Design cordic_sin_cos, start of the top module:
module cordic_sin_cos
(
    input clk,
    input reset_n,
    input i_call,
    input [31:0] i_data,
    output o_done,
    output [31:0] o_cos,
    output [31:0] o_sin
);
Size: roughly 4500 cells after synthesis, about 170 flip-flops, roughly 100 I/O pins, roughly 0.029 mm^2 of cells after synthesis.
clock: 22.8 ns
lec_check: 0
abc_area: 1
cap_margin: 20
cell_pad_in_sites_detail_placement: 0
core_margin: 2
core_utilization: 72
cts_cluster_size: 88
gpl_timing_driven: 1
hold_slack_margin: 0.03
max_routing_layer: met4
place_density_lb_addon: 0.11
setup_slack_margin: 2.21
slew_margin: 20
run.sh (not shown) runs the stock make flow with config.mk's settings and CLKGATE_MAP_FILE=.
The starting point aborted during global routing (5_1_grt).
Rerun with:
CORE_UTILIZATION = 70   (was 72)
SETUP_SLACK_MARGIN = -1.21   (was 2.21)
clock period = 20.1 ns   (was 22.8 ns; I/O delays follow)
After rerunning: Now the flow reached the layout checks and failed them: setup timing. Synthesized area does not change. Die size grows by 2.8%. Synthesized cell count does not change.
Rerun with:
CORE_UTILIZATION = 51   (was 70)
CTS_CLUSTER_DIAMETER = 206   (was not set)
CTS_CLUSTER_SIZE = 14   (was 88)
MAX_ROUTING_LAYER = not set   (was met4)
SETUP_SLACK_MARGIN = -1.78   (was -1.21)
clock period = 26.4 ns   (was 20.1 ns; I/O delays follow)
Effect: Now the flow ran to the end with no violations. First-iteration DRC count came out lower by well over a third. Design area falls by roughly a tenth. Synthesized cell count is unchanged. Wire length went down by about a fifth. Clock skew hardly moves. Global-route usage fell by 15 points.

* * *

The RTL this note starts from:
==> flow/design.v <==
`timescale 1ns / 1ps
module cordic_sin_cos
(
    input clk,
    input reset_n,
    input i_call,
    input [31:0] i_data,
    output o_done,
    output [31:0] o_cos,
    output [31:0] o_sin
);
cordic_sin_cos_core u_sin_cos (
    .clk     ( clk ),
    .reset_n ( reset_n ),
    .i_call  ( i_call ),
    .i_data  ( i_data ),
    .o_done  ( o_done ),
    .o_cos   ( o_cos ),
    .o_sin   ( o_sin )
);
endmodule
module cordic_sin_cos_core(
    clk,
    reset_n,
    i_call,
    i_data,
    o_done,
    o_cos,
    o_sin
);
     input clk;
     input reset_n;
	 input i_call; 
	 input signed [31:0] i_data;
	 output o_done;
	 output signed [31:0] o_cos;
	 output signed [31:0] o_sin;	 
	 function [31:0] atan;
	    input [3:0] idx;
	    case( idx )
	       4'd0: atan = 32'd2949120;  4'd1: atan = 32'd1740992;  4'd2: atan = 32'd919872;  4'd3: atan = 32'd466944;
	       4'd4: atan = 32'd234368;   4'd5: atan = 32'd117312;   4'd6: atan = 32'd58688;   4'd7: atan = 32'd29312;
	       4'd8: atan = 32'd14656;    4'd9: atan = 32'd7360;     4'd10: atan = 32'd3648;   4'd11: atan = 32'd1856;
	       4'd12: atan = 32'd896;     4'd13: atan = 32'd448;     4'd14: atan = 32'd256;    default: atan = 32'd128;
	    endcase
	 endfunction
	 reg signed [31:0]x,y,tx,ty,deg,rcos,rsin;
	 reg [7:0]i,seg;
	 reg isdone,isnegcos,isnegsin,isswap;
	 always @ ( posedge clk or negedge reset_n )
	 if( !reset_n )
	 begin
	    { x,y,deg,rcos,rsin } <= { 32'd0,32'd0,32'd0,32'd0,32'd0};
		i <= 8'd0;
		{ isdone,isnegcos,isnegsin,isswap } <= { 1'b0,1'b0,1'b0,1'b0 };
	 end
	 else if( i_call )
	 case( i )       
  	    0:
		begin
		   seg = i_data / 90;
		   if( seg == 0 ) 
		   begin 
		   	  deg <= i_data; 
		   	  isnegcos <= 0; 
		   	  isnegsin <= 0; 
		   	  isswap <= 0; 
		   end
		   else if( seg == 1 ) 
		   begin 
		   	  deg <= i_data - 90; 
		   	  isnegcos <= 1; 
		   	  isnegsin <= 0; 
		   	  isswap <= 1; 
		   end
		   else if( seg == 2 ) 
		   begin 
		   	  deg <= i_data - 180; 
		   	  isnegcos <= 1; 
		   	  isnegsin <= 1; 
		   	  isswap <= 0; 
		   end
		   else if( seg == 3 ) 
		   begin 
		   	  deg <= i_data - 270; 
		   	  isnegcos <= 0; 
		   	  isnegsin <= 1; 
		   	  isswap <= 1;  
		   end 
		   i <= i + 1'b1;
	    end		 
		1:
		begin 
		   x <= 32'd39797; 
		   y <= 32'd0; 
		   deg <= deg << 16; 
		   i <= i + 1'b1; 
		end					 
		2,3,4,5,6,7,8,9,10,11,12,13,14,15,16,17:
		if( deg > 0 )
		begin
		   ty = y >>> i-2;
		   tx = x >>> i-2;
		   x <= x - ty;
		   y <= y + tx;
		   deg <= deg - atan(i-2);
		   i <= i + 1'b1;
		end
		else
		begin
		   ty = y >>> i-2;
		   tx = x >>> i-2;
		   x <= x + ty ;
		   y <= y - tx ;
		   deg <= deg + atan(i-2);
		   i <= i + 1'b1;
		end
		18:
		begin 
		   {rcos,rsin} <= isswap ? { y,x } : { x,y }; 
		   i <= i + 1'b1; 
		end			
		19:
		begin 
		   isdone <= 1'b1; 
		   i <= i + 1'b1; 
		end		
		20:
		begin 
		   isdone <= 1'b0; 
		   i <= 8'd0; 
		end		   
	 endcase
	 assign o_done = isdone;
	 assign o_cos = isnegcos ? -(rcos) : rcos;
	 assign o_sin = isnegsin ? -(rsin) : rsin;
endmodule
clock: 15.8 ns
lec_check: 0
abc_area: 1
cap_margin: 20
cell_pad_in_sites_detail_placement: 0
core_margin: 2
core_utilization: 72
cts_cluster_size: 14
gpl_timing_driven: 1
hold_slack_margin: 0.29
place_density: 0.6
setup_slack_margin: 4.09
slew_margin: 20
The first run failed in global routing (5_1_grt) on GRT-0229.
Next try:
- ABC_AREA: 1 -> 0
- CORE_UTILIZATION: 72 -> 51
- HOLD_SLACK_MARGIN: 0.29 -> 0.03
- PLACE_DENSITY: 0.6 -> unset
- PLACE_DENSITY_LB_ADDON: unset -> 0.11
- SETUP_SLACK_MARGIN: 4.09 -> 0.98
- clock period: 15.8 -> 26.4 ns (I/O delays scaled with it)
- The changed run went through all stages and came out clean
- area after synthesis decreases slightly
- die area increases by well over a third
- synthesized cell count decreases by roughly a tenth
